// RSA_TOP
module RSA_TOP (
    clk, rst_n, in_valid,
    in_p, in_q, in_e, in_c,
    out_valid, out_m
);
clock: 120.0 ns
lec_check: 0
cap_margin: 20
core_aspect_ratio: 0.5
core_margin: 10
core_utilization: 58
cts_cluster_diameter: 333
cts_cluster_size: 100
gpl_timing_driven: 1
hold_slack_margin: 0.28
max_routing_layer: met5
min_routing_layer: met1
slew_margin: 5
tns_end_percent: 75
run.sh (not shown) runs the stock make flow with config.mk's settings and CLKGATE_MAP_FILE=.
Edit:
ABC_AREA = 1   (was default)
CORE_ASPECT_RATIO = 0.89   (was 0.5)
CORE_MARGIN = 2   (was 10)
CORE_UTILIZATION = 71   (was 58)
CTS_CLUSTER_DIAMETER = 203   (was 333)
CTS_CLUSTER_SIZE = default   (was 100)
HOLD_SLACK_MARGIN = default   (was 0.28)
MAX_ROUTING_LAYER = met4   (was met5)
clock period = 61.4 ns   (was 120.0 ns; I/O delays follow)
Outcome: With this change the flow finished but failed the layout checks on negative setup slack; sequential share of layout area went down by 0.38 points; cell area climbs by 11%; die area shrinks by 25%.
Edit:
ABC_AREA = default   (was 1)
CORE_ASPECT_RATIO = default   (was 0.89)
CORE_UTILIZATION = 40   (was 71)
CTS_CLUSTER_DIAMETER = default   (was 203)
GPL_TIMING_DRIVEN = default   (was 1)
MAX_ROUTING_LAYER = default   (was met4)
MIN_ROUTING_LAYER = default   (was met1)
SLEW_MARGIN = 20   (was 5)
TNS_END_PERCENT = default   (was 75)
clock period = 85.7 ns   (was 61.4 ns; I/O delays follow)
The new run completed with no timing, DRC or antenna violations.
Utilization is lower by 40 points.
Die area is higher by 78%.

## nickel
Starting RTL as in the previous note.
make LEC_CHECK=0 CAP_MARGIN=40 CELL_PAD_IN_SITES_GLOBAL_PLACEMENT=2 CORE_ASPECT_RATIO=0.84 CORE_MARGIN=10 CORE_UTILIZATION=25 CTS_CLUSTER_DIAMETER=34 GPL_TIMING_DRIVEN=1 MAX_ROUTING_LAYER=met5 MIN_ROUTING_LAYER=met2 PLACE_DENSITY=0.71 SLEW_MARGIN=30 TNS_END_PERCENT=75 finish   # period 120.0 ns
In summary, nickel completed successfully, with a layout that passed the timing, DRC and antenna checks.
For violet, these inputs were changed with respect to nickel:
Settings: CORE_UTILIZATION now 40, was 25; CAP_MARGIN now 20, was 40; SLEW_MARGIN now 20, was 30; GPL_TIMING_DRIVEN no longer set, was 1; MIN_ROUTING_LAYER no longer set, was met2; TNS_END_PERCENT no longer set, was 75; CORE_MARGIN now 2, was 10; PLACE_DENSITY no longer set, was 0.71; CELL_PAD_IN_SITES_GLOBAL_PLACEMENT no longer set, was 2; MAX_ROUTING_LAYER no longer set, was met5; CTS_CLUSTER_DIAMETER no longer set, was 34; CORE_ASPECT_RATIO no longer set, was 0.84; the clock period (ns, I/O delays scaled along) now 90.0, was 120.0.
Findings:
- violet finished end to end and its layout was clean on timing, DRC and antenna.
- NOTE final non-filler cell area nickel->violet decreased by a few percent
- Summary — worst setup slack, violet relative to nickel: lower, by 23.82 ns.
- The x dimension of the die number comes out lower for violet vs nickel.
- For wire length, dividing the value from violet by the value from nickel gives 0.857.
Setup changes, violet to amber
Settings: CORE_MARGIN changed from 2 to 5; CTS_CLUSTER_DIAMETER newly set to 285; CAP_MARGIN changed from 20 to 35; CTS_CLUSTER_SIZE newly set to 99.
==> results <==
On xor-xnor portion of the synthesized cell area, amber and violet are basically level.
From violet to amber the numbers moved as follows: total wire length went up by about 0.6%, first-pass iteration count of the detailed router went up by 1, detailed-route vias per instance was more or less identical, portion of the clock cycle consumed by the worst path in the final layout was more or less identical.
| clock period minus worst slack | higher: amber |
--- input diff amber..raven ---
Settings: clearing CTS_CLUSTER_DIAMETER, which used to be 285; swapping 40 for 55 in CORE_UTILIZATION; clearing CTS_CLUSTER_SIZE, which used to be 99; swapping 5 for 2 in CORE_MARGIN; swapping 35 for 20 in CAP_MARGIN; swapping 90.0 for 85.7 in the clock period (ns, I/O delays scaled along).
==> comparison <==
Slew at the pin with the worst max-slew slack: raven vs amber up 0.18 ns
Looking at count of cell instances traversed by the critical path, raven sits above amber.
Final antenna-violating net count: raven vs amber identical
Diff amber..raven | async set-or-reset flop fraction in the synthesized netlist | unchanged
Of raven and amber, it is raven that has the lower final critical-path setup slack.
Of amber and raven, the higher area growth from synthesis to final layout belongs to amber.
Relative to amber, the number of global-route vias before repair measured on raven has increased by a few percent.

Starting RTL as in the previous note.
clock: 72.4 ns
lec_check: 0
abc_area: 1
cap_margin: 20
core_aspect_ratio: 0.89
core_margin: 2
core_utilization: 58
cts_cluster_diameter: 205
cts_cluster_size: 72
gpl_timing_driven: 1
max_routing_layer: met4
min_routing_layer: met1
place_density: 0.5
slew_margin: 5
tns_end_percent: 75
Change:
CAP_MARGIN = 5   (was 20)
CORE_UTILIZATION = 72   (was 58)
CTS_CLUSTER_DIAMETER = 190   (was 205)
CTS_CLUSTER_SIZE = unset   (was 72)
PLACE_DENSITY = unset   (was 0.5)
clock period = 53.3 ns   (was 72.4 ns; I/O delays follow)
The changed run aborted during global routing (5_1_grt).
Synthesized area is unchanged.
Synthesized cell count stays the same.
Die area shrinks by 19%.
Change:
CAP_MARGIN = 20   (was 5)
CORE_ASPECT_RATIO = unset   (was 0.89)
CORE_UTILIZATION = 71   (was 72)
CTS_CLUSTER_DIAMETER = unset   (was 190)
GPL_TIMING_DRIVEN = unset   (was 1)
MAX_ROUTING_LAYER = unset   (was met4)
MIN_ROUTING_LAYER = unset   (was met1)
SLEW_MARGIN = 20   (was 5)
TNS_END_PERCENT = unset   (was 75)
clock period = 61.1 ns   (was 53.3 ns; I/O delays follow)
Result: The new run reached the layout checks and failed them: setup timing. Die size came out higher by 1.4%. Area after synthesis does not change. Synthesized cell count does not change.
Change:
CELL_PAD_IN_SITES_GLOBAL_PLACEMENT = 1   (was unset)
CORE_UTILIZATION = 40   (was 71)
clock period = 98.2 ns   (was 61.1 ns; I/O delays follow)
The changed run produced a clean layout.
Wire length decreases by about 8%.
Setup slack improved by 24 ns.
Global-route usage drops by 15 points.
Core utilization falls by 39 points.
Design area came out lower by about 8%.
Clock-buffer cell count does not change.

old:
RSA_TOP again, from the RTL that the note above started with.
==> flow/config.mk <==
export PLATFORM = sky130hd
export DESIGN_NAME = RSA_TOP
export DESIGN_NICKNAME = RSA_TOP
export VERILOG_FILES = /design/flow/design.v
export SDC_FILE = /design/flow/constraint.sdc
export NUM_CORES = 4
export LEC_CHECK = 0
export CAP_MARGIN = 20
export CORE_MARGIN = 2
export CORE_UTILIZATION = 72
export CTS_CLUSTER_SIZE = 72
export PLACE_DENSITY_LB_ADDON = 0.0
export SETUP_SLACK_MARGIN = 2.16
export SLEW_MARGIN = 20
export TNS_END_PERCENT = 5
==> flow/constraint.sdc <==
create_clock -name core_clock -period 14.4 [get_ports {clk}]
set_input_delay 2.8800 -clock core_clock [delete_from_list [all_inputs] [get_ports {clk}]]
set_output_delay 2.8800 -clock core_clock [all_outputs]
set_load 0.01 [all_outputs]
old: aborted in 3_5_place_dp (tool error)
Edits applied to the flow inputs when going from old to new:
- SETUP_SLACK_MARGIN removed (was 2.16)
- MAX_ROUTING_LAYER newly set to met4
- PLACE_DENSITY_LB_ADDON removed (was 0.0)
- CORE_UTILIZATION changed from 72 to 40
- TNS_END_PERCENT removed (was 5)
- HOLD_SLACK_MARGIN newly set to 0.23
- CTS_CLUSTER_SIZE removed (was 72)
- the clock period (ns, I/O delays scaled along) changed from 14.4 to 90.0
Findings:
Diff old -> new: quantity of I/O buffers inserted on ports essentially unchanged.
What old reported for vertical extent of the die has to be multiplied by 1.3 to get the figure for new.
new finished end to end and its layout was clean on timing, DRC and antenna.
old got as far as 3_5_place_dp, where a tool error ended the run.
new: final estimated routing congestion in global placement 14% below old
old has a higher starting utilization of the core area than new.
Die area of new exceeds that of old by more than half.
Per the comparison of new with old, total standard cell area after synthesis flat; number of instances in the synthesized netlist shows no meaningful change.

## build 28
Starting RTL as in the previous note.
## RSA_TOP
module RSA_TOP (
    clk, rst_n, in_valid,
    in_p, in_q, in_e, in_c,
    out_valid, out_m
);
Settings: LEC_CHECK=0, ABC_AREA=1, CAP_MARGIN=20, CORE_ASPECT_RATIO=0.89, CORE_MARGIN=2, CORE_UTILIZATION=72, CTS_CLUSTER_DIAMETER=34, CTS_CLUSTER_SIZE=26, GPL_TIMING_DRIVEN=1, MAX_ROUTING_LAYER=met4, MIN_ROUTING_LAYER=met1, PLACE_DENSITY=0.5, SLEW_MARGIN=5, TNS_END_PERCENT=75; clock period 104.0 ns.
Build 28 ended with every stage complete and zero timing, DRC or antenna violations.
The inputs of build 3 differ from those of build 28 as listed below.
- removing TNS_END_PERCENT (formerly 75)
- changing SLEW_MARGIN from 5 to 20
- removing MIN_ROUTING_LAYER (formerly met1)
- removing CORE_ASPECT_RATIO (formerly 0.89)
- removing MAX_ROUTING_LAYER (formerly met4)
- removing GPL_TIMING_DRIVEN (formerly 1)
- removing ABC_AREA (formerly 1)
- removing CTS_CLUSTER_DIAMETER (formerly 34)
- removing CTS_CLUSTER_SIZE (formerly 26)
- removing PLACE_DENSITY (formerly 0.5)
- changing CORE_UTILIZATION from 72 to 10
- Build 3 went all the way through synthesis, placement and routing and the layout is clean on timing, DRC and antenna.
- Measured against each other, build 28 and build 3 differ in number of antenna violations at the first check in global routing, the lower figure coming from build 28.
- Build 3 ended with less number of cells on the worst reg-to-reg path than build 28.
- Die area | build 3 > build 28
- Build 3 vs. build 28: achievable frequency went down by about 2.8%; data required time of the critical path now sits higher.
Input changes introduced in build 88 (baseline for comparison: build 3):
- HOLD_SLACK_MARGIN newly set to -0.09
- CORE_UTILIZATION changed from 10 to 71
- CTS_CLUSTER_DIAMETER newly set to 224
- ABC_AREA newly set to 1
- the clock period (ns, I/O delays scaled along) changed from 104.0 to 70.4
==> comparison <==
- [compare] base=build 3 new=build 88: number of logic gates climbed 337, sequential share of cell area rose by 0.45 points, clock-buffer cell count now smaller, non-clock buffering overhead in the final layout went up 2.4 points.
- [compare] base=build 3 new=build 88: number of diodes now sits higher, post-synthesis instance area now sits lower.
- Taking build 3 as the reference, in build 88 register-to-register slack moved down; total stage count of the critical path has increased.
Relative to build 88, the following input files were edited for build 9:
- swapping 224 for 227 in CTS_CLUSTER_DIAMETER
- swapping 71 for 70 in CORE_UTILIZATION
- clearing HOLD_SLACK_MARGIN, which used to be -0.09
- putting PLACE_DENSITY at 0.65 where nothing was set
- swapping 70.4 for 62.8 in the clock period (ns, I/O delays scaled along)
Findings:
- Ran to the end and failed final checks on setup timing: build 9.
- Summary — layout buffering overhead excluding clock cells, build 9 relative to build 88: higher, by 2.3 points.
- Of the two values seen for first element of the critical path, get_p[0] was produced by build 9 and get_q[0] by build 88.
- Going from build 88 to build 9, number of well taps moved up; number of vias after detailed routing up about 3.5%; met3 usage in global routing went down.
- The run showing the greater ratio of final minimum period to clock period is build 9.
- Build 9: total of fill cells in the finished design is 886 lower than what build 88 reported.
- Fraction of synthesis flops using an asynchronous set or reset pin delta (build 88 -> build 9): insignificant
